==> amber: inputs <==
Design bfcpu_core, start of the top module:
module bfcpu_core
(
    input  logic CLK,
    input  logic RES_N,
    output logic        BUS_REQ,
    output logic        BUS_WRITE,
    output logic [15:0] BUS_ADDR,
    output logic [ 7:0] BUS_WDATA,
    input  logic [ 7:0] BUS_RDATA,
    input  logic        BUS_RDY,
    output logic        IO_REQ,
    output logic        IO_WRITE,
    output logic [ 1:0] IO_ADDR,
    output logic [ 7:0] IO_WDATA,
    input  logic [ 7:0] IO_RDATA,
    input  logic        IO_RDY
);
make LEC_CHECK=0 ABC_AREA=0 CAP_MARGIN=20 CELL_PAD_IN_SITES_GLOBAL_PLACEMENT=1 CORE_ASPECT_RATIO=0.76 CORE_MARGIN=7 CORE_UTILIZATION=15 GPL_ROUTABILITY_DRIVEN=1 MAX_ROUTING_LAYER=met4 SETUP_SLACK_MARGIN=1.58 SLEW_MARGIN=20 finish   # period 15.7 ns
run.sh (not shown) runs the stock make flow with config.mk's settings and CLKGATE_MAP_FILE=.
==> fjord: changes against amber <==
Settings changed: ABC_AREA 0 to default, CELL_PAD_IN_SITES_GLOBAL_PLACEMENT 1 to default, CORE_ASPECT_RATIO 0.76 to default, CORE_MARGIN 7 to 2, CORE_UTILIZATION 15 to 67, CTS_CLUSTER_SIZE from default to 40, GPL_ROUTABILITY_DRIVEN 1 to default, MAX_ROUTING_LAYER met4 to default, SETUP_SLACK_MARGIN 1.58 to -0.24.
==> flow/constraint.sdc (replaced) <==
create_clock -name core_clock -period 5.46 [get_ports {CLK}]
set_input_delay 1.0920 -clock core_clock [delete_from_list [all_inputs] [get_ports {CLK}]]
set_output_delay 1.0920 -clock core_clock [all_outputs]
set_load 0.01 [all_outputs]
==> garnet: changes against amber <==
Settings changed: ABC_AREA 0 to default, CELL_PAD_IN_SITES_GLOBAL_PLACEMENT 1 to default, CORE_ASPECT_RATIO 0.76 to default, CORE_MARGIN 7 to 2, CORE_UTILIZATION 15 to 21, HOLD_SLACK_MARGIN from default to -0.09, MAX_ROUTING_LAYER met4 to default, MIN_ROUTING_LAYER from default to met1, SETUP_SLACK_MARGIN 1.58 to -0.45, SLEW_MARGIN 20 to 10, TNS_END_PERCENT from default to 5.
==> flow/constraint.sdc (replaced) <==
create_clock -name core_clock -period 13.0 [get_ports {CLK}]
set_input_delay 2.6000 -clock core_clock [delete_from_list [all_inputs] [get_ports {CLK}]]
set_output_delay 2.6000 -clock core_clock [all_outputs]
set_load 0.01 [all_outputs]
==> deck_impl_summary.md <==
Key Metrics from the Run

Status
  – Status: complete, no violations

Global routing
  – M2 GR Usage: 14.56%
  – Global-route wire length before repair: 162200 um
  – Largest net degree at the start of global routing: 109

Cells and area
  – ClkCell Share: 5.854%
  – # clk buffers: 82
  – Nets: 2950
  – Area delta synth->final: 18.21%
  – Combinational Gates: 2107

Power and ir drop
  – Clock-net power: 1440 uW
  – Total Power Consumption: 4547 uW
  – Pwr Density: 130.5 mW/mm2
  – P_seq: 1630 uW

Final timing
  – Worst slew pin tran: 1.140 ns

Worst hold path
  – Hold crit path type: flip-flop to flip-flop

Setup path
  – Crit path from: BUS_RDY
  – CP max stage cell: o211a_1
  – Crit path arrival time: 9.27 ns

Run
  – Tool warnings: 37
The numbers above come from amber.

==> deck_impl_summary.md <==
Key Metrics from the Run

Cells and area
  – # clk buffers: 84
  – Nets: 2952
  – Area delta synth->final: 14.60%

Setup path
  – Crit path from: BUS_RDY
  – CP max stage cell: clkdlybuf4s50_1
  – Crit path arrival time: 8.82 ns

Worst hold path
  – Hold crit path type: flip-flop to flip-flop

Power and ir drop
  – Clock-net power: 1600 uW
  – Pwr Density: 156.2 mW/mm2

Status
  – Status: complete, no violations
The numbers above come from garnet.

==> deck_impl_summary.md <==
Key Metrics from the Run

Status
  – Status: finished with violations
  – Layout check faults: setup timing

Final timing
  – Final setup vio count: 35
  – Worst slew pin tran: 1.110 ns
  – Final setup margin: -0.9057 ns

Global routing
  – M2 GR Usage: 77.12%
  – Global-route wire length before repair: 174300 um

Run
  – Tool warnings: 48

Power and ir drop
  – Pwr Density: 385.5 mW/mm2

Cells and area
  – Combinational Gates: 2109
The numbers above come from fjord.


========
==> raven <==
Starting RTL as in the previous note.
Settings: LEC_CHECK=0, CAP_MARGIN=0, CORE_ASPECT_RATIO=0.92, CORE_MARGIN=2, CORE_UTILIZATION=71, CTS_CLUSTER_DIAMETER=27, CTS_CLUSTER_SIZE=45, GPL_ROUTABILITY_DRIVEN=1, MAX_ROUTING_LAYER=met4, MIN_ROUTING_LAYER=met1, PLACE_DENSITY_LB_ADDON=0.23, SETUP_SLACK_MARGIN=1.86, SLEW_MARGIN=40; clock period 7.69 ns.
==> tundra (differences from raven) <==
Settings changed: CAP_MARGIN 0 to 15, CORE_ASPECT_RATIO 0.92 to not set, CORE_UTILIZATION 71 to 72, CTS_CLUSTER_DIAMETER 27 to not set, CTS_CLUSTER_SIZE 45 to 40, GPL_ROUTABILITY_DRIVEN 1 to not set, MAX_ROUTING_LAYER met4 to not set, MIN_ROUTING_LAYER met1 to not set, PLACE_DENSITY_LB_ADDON 0.23 to not set, SETUP_SLACK_MARGIN 1.86 to -0.24, SLEW_MARGIN 40 to 20.
==> flow/constraint.sdc (replaced) <==
create_clock -name core_clock -period 8.24 [get_ports {CLK}]
set_input_delay 1.6480 -clock core_clock [delete_from_list [all_inputs] [get_ports {CLK}]]
set_output_delay 1.6480 -clock core_clock [all_outputs]
set_load 0.01 [all_outputs]
==> deck_impl_summary.md <==
Physical Implementation Snapshot

Status
  • Status: complete, but fails checks
  • Layout Check Fails: negative setup slack

Placement
  • Post-DP Area: 0.03047 mm2
  • Setup WS pre-CTS: -0.3555 ns
  • Hpwl dp: 64390 um

Die
  • Starting Density: between 70% and 80%
  • Rows: 74
  • Die Y: between 200 and 250 um

STA
  • Final setup fails: 1
  • Final worst slack: -0.03405 ns

Clocking
  • Num CTS Buffers: 49
That was tundra.
==> deck_impl_summary.md <==
Flow Results at a Glance

Status
  • Status: did not finish
  • Failing step: global routing (5_1_grt)

Clocking
  • Num CTS Buffers: 108

Yosys
  • Synth Area per Inst: 10.12 um2
  • Synth area leader: dfrtp_1
  • EDFF count, synth: 0

Placement
  • Post-DP Area: 0.03073 mm2
  • Hpwl dp: 68620 um
  • Setup WS pre-CTS: -0.1592 ns
  • Gpl congestion: roughly 1.0

Die
  • Rows: 71
  • Starting Density: 71.96%
  • Die Y: between 150 and 200 um
That was raven.

========
==> try-harbor: inputs <==
Starting RTL as in the previous note.
export LEC_CHECK = 0
export CAP_MARGIN = 5
export CORE_MARGIN = 2
export CORE_UTILIZATION = 70
export CTS_CLUSTER_DIAMETER = 27
export GPL_ROUTABILITY_DRIVEN = 1
export MIN_ROUTING_LAYER = met1
export SETUP_SLACK_MARGIN = 2.5
export SLEW_MARGIN = 10
create_clock -name core_clock -period 8.69 [get_ports {CLK}]
==> inputs of try-lagoon, as changes to try-harbor <==
==> flow/config.mk (replaced) <==
export PLATFORM = sky130hd
export DESIGN_NAME = bfcpu_core
export DESIGN_NICKNAME = bfcpu_core
export VERILOG_FILES = /design/flow/design.v
export SDC_FILE = /design/flow/constraint.sdc
export NUM_CORES = 4
export LEC_CHECK = 0
export ABC_AREA = 1
export CAP_MARGIN = 20
export CORE_MARGIN = 2
export CORE_UTILIZATION = 72
export CTS_CLUSTER_SIZE = 77
export PLACE_DENSITY = 0.37
export SETUP_SLACK_MARGIN = -0.2
export SLEW_MARGIN = 40
==> flow/constraint.sdc (replaced) <==
create_clock -name core_clock -period 5.67 [get_ports {CLK}]
set_input_delay 1.1340 -clock core_clock [delete_from_list [all_inputs] [get_ports {CLK}]]
set_output_delay 1.1340 -clock core_clock [all_outputs]
set_load 0.01 [all_outputs]
==> comparison table <==
                                                                                   try-harbor                     try-lagoon
Internal reg-to-reg setup slack                                                       1.99 ns                        0.01 ns
Number of setup violations in the final report                                              0                             25
Outcome                                                               complete, no violations     complete, but fails checks
Violated checks                                                                             -                   setup timing
Clk pin slew, worst setup/hold paths                                                  0.05 ns                        0.06 ns
Cell with the most instances after synthesis                         sky130_fd_sc_hd__dfrtp_1       sky130_fd_sc_hd__nand2_1
Filler instances                                                                         1924                           2278
Post-Synthesis Cell Area                                                        0.02947 sq mm                  0.02979 sq mm
Critical path's slowest cell                                          sky130_fd_sc_hd__mux4_2       sky130_fd_sc_hd__dfrtp_2
Reg-to-reg startpoint                                           U_CACHE.if_hit_dphase_addr[2]  U_CACHE.if_hit_dphase_addr[1]
Detailed Route Iter0 Violations                                                          4876                           6585
Fraction of area in multi-input gates                                                  46.21%                         44.81%
Final period util                                                                      86.70%                         108.8%
Detailed-route wire length on metal 1                                           37780 microns                  37670 microns
Inverter tally of the final layout excluding the clock network                             97                            435
Post-detailed-routing wire length                                              113600 microns                 114600 microns
Logic gate share of total power                                                         27.5%                          38.8%
Chip area                                                                       0.04376 sq mm                  0.04302 sq mm
Number of standard-cell rows in the floorplan                                              75                             74
Max IR drop VDD                                                                     0.3361 mV                      0.3558 mV
Maximum number of pins on one net before global-route repair                              145                            140
Combinational Power                                                                   2.97 mW                        5.46 mW
Required time at the worst-slack endpoint                                             6.95 ns                        4.54 ns
Buffers inserted during post-CTS setup optimization                                        89                             37
Crit Path Category                                                primary input to output pin             flop to output pin

========
==> inputs of v11 <==
Starting RTL as in the previous note.
// bfcpu_core
module bfcpu_core
(
    input  logic CLK,
    input  logic RES_N,
    output logic        BUS_REQ,
    output logic        BUS_WRITE,
    output logic [15:0] BUS_ADDR,
    output logic [ 7:0] BUS_WDATA,
    input  logic [ 7:0] BUS_RDATA,
    input  logic        BUS_RDY,
    output logic        IO_REQ,
    output logic        IO_WRITE,
    output logic [ 1:0] IO_ADDR,
    output logic [ 7:0] IO_WDATA,
    input  logic [ 7:0] IO_RDATA,
    input  logic        IO_RDY
);
logic        if_req;
logic [15:0] if_addr;
logic [ 3:0] if_code;
logic        if_rdy;
logic        dm_req;
logic        dm_write;
logic [14:0] dm_addr;
logic [ 7:0] dm_wdata;
logic [ 7:0] dm_rdata;
logic        dm_rdy;
CPU U_CPU
(
    .CLK (CLK),
    .RES (~RES_N),
    .IF_REQ  (if_req),
    .IF_ADDR (if_addr),
    .IF_CODE (if_code),
    .IF_RDY  (if_rdy),
    .DM_REQ   (dm_req),
    .DM_WRITE (dm_write),
    .DM_ADDR  (dm_addr),
    .DM_WDATA (dm_wdata),
    .DM_RDATA (dm_rdata),
    .DM_RDY   (dm_rdy),
    .IO_REQ   (IO_REQ),
    .IO_WRITE (IO_WRITE),
    .IO_ADDR  (IO_ADDR),
    .IO_WDATA (IO_WDATA),
    .IO_RDATA (IO_RDATA),
    .IO_RDY   (IO_RDY)
);
CACHE U_CACHE
(
    .CLK (CLK),
    .RES (~RES_N),
    .IF_REQ  (if_req),
  ...
clock: 8.24 ns
lec_check: 0
cap_margin: 0
core_aspect_ratio: 0.99
core_margin: 2
core_utilization: 72
cts_cluster_diameter: 397
cts_cluster_size: 15
gpl_routability_driven: 1
hold_slack_margin: 0.29
min_routing_layer: met1
place_density_lb_addon: 0.03
setup_slack_margin: 2.12
slew_margin: 40
==> inputs of v20, as changes to v11 <==
CAP_MARGIN = 20   (was 0)
CORE_ASPECT_RATIO = unset   (was 0.99)
CORE_UTILIZATION = 36   (was 72)
CTS_CLUSTER_DIAMETER = unset   (was 397)
CTS_CLUSTER_SIZE = unset   (was 15)
GPL_ROUTABILITY_DRIVEN = unset   (was 1)
HOLD_SLACK_MARGIN = unset   (was 0.29)
MIN_ROUTING_LAYER = unset   (was met1)
PLACE_DENSITY_LB_ADDON = unset   (was 0.03)
SETUP_SLACK_MARGIN = unset   (was 2.12)
SLEW_MARGIN = 20   (was 40)
==> flow/constraint.sdc (replaced) <==
create_clock -name core_clock -period 9.74 [get_ports {CLK}]
set_input_delay 1.9480 -clock core_clock [delete_from_list [all_inputs] [get_ports {CLK}]]
set_output_delay 1.9480 -clock core_clock [all_outputs]
set_load 0.01 [all_outputs]
==> inputs of v36, as changes to v11 <==
CAP_MARGIN = 20   (was 0)
CORE_ASPECT_RATIO = unset   (was 0.99)
CORE_UTILIZATION = 70   (was 72)
CTS_CLUSTER_DIAMETER = 27   (was 397)
CTS_CLUSTER_SIZE = 37   (was 15)
GPL_ROUTABILITY_DRIVEN = unset   (was 1)
HOLD_SLACK_MARGIN = unset   (was 0.29)
MIN_ROUTING_LAYER = unset   (was met1)
PLACE_DENSITY_LB_ADDON = unset   (was 0.03)
SETUP_SLACK_MARGIN = 1.84   (was 2.12)
SLEW_MARGIN = 20   (was 40)
==> flow/constraint.sdc (replaced) <==
create_clock -name core_clock -period 7.29 [get_ports {CLK}]
set_input_delay 1.4580 -clock core_clock [delete_from_list [all_inputs] [get_ports {CLK}]]
set_output_delay 1.4580 -clock core_clock [all_outputs]
set_load 0.01 [all_outputs]
==> impl_metrics.ini <==
; generated from flow reports
[pwr]
powerClk_uw = 2130
pwr-share-seq_pct = 36.6

[floorplanning]
floorplan.die.height_um = 290

[cells_and_area]
core_occupancy_in_the_finished_layout_pct = 40.6
logic_area_sq_um = 16100

[run_status]
run_status = no timing/DRC/antenna violations

[setup_path]
timing.critical_path.slowest_cell_delay_ns = 0.59
setup.worst_path.start = BUS_RDY
-- figures above: v20

==> impl_metrics.ini <==
; generated from flow reports
[run_status]
run_status = failed layout checks
check.faults = negative setup slack

[cells_and_area]
core_occupancy_in_the_finished_layout_pct = 89.6
logic_area_sq_um = 17200

[setup_path]
timing.critical_path.slowest_cell_delay_ns = 1.04
setup.worst_path.start = U_CACHE.dm_hit_dphase_addr[0]

[floorplanning]
floorplan.die.height_um = 209

[final_timing]
setup_viol_count_final = 11
final.setup.worst_slack_ns = -0.0834

[pwr]
powerClk_uw = 5770
-- figures above: v36

==> impl_metrics.ini <==
; generated from flow reports
[run_status]
run_status = no timing/DRC/antenna violations

[pwr]
powerClk_uw = 1750
pwr-share-seq_pct = 39.5

[floorplanning]
floorplan.die.height_um = 205
die-area_sq_um = 42600

[min_path]
worst_hold_check_path_type = flip-flop to flip-flop

[place]
placed_cell_area_sq_um = 30500

[setup_path]
path_class = input port to primary output

[global_route]
grt_antenna_before_repair = 5
grt_util_met3_pct = 10.1
grt_max_degree = 165

[cells_and_area]
core_occupancy_in_the_finished_layout_pct = 82.0
stdcell_count = 3509
fin_area_sq_um = 33000

[final_timing]
fin_worst_hold_slack_ns = 0.472

[yosys]
ys_top_logic_family = multiplexers
-- figures above: v11

Power and IR drop assume default switching activity.
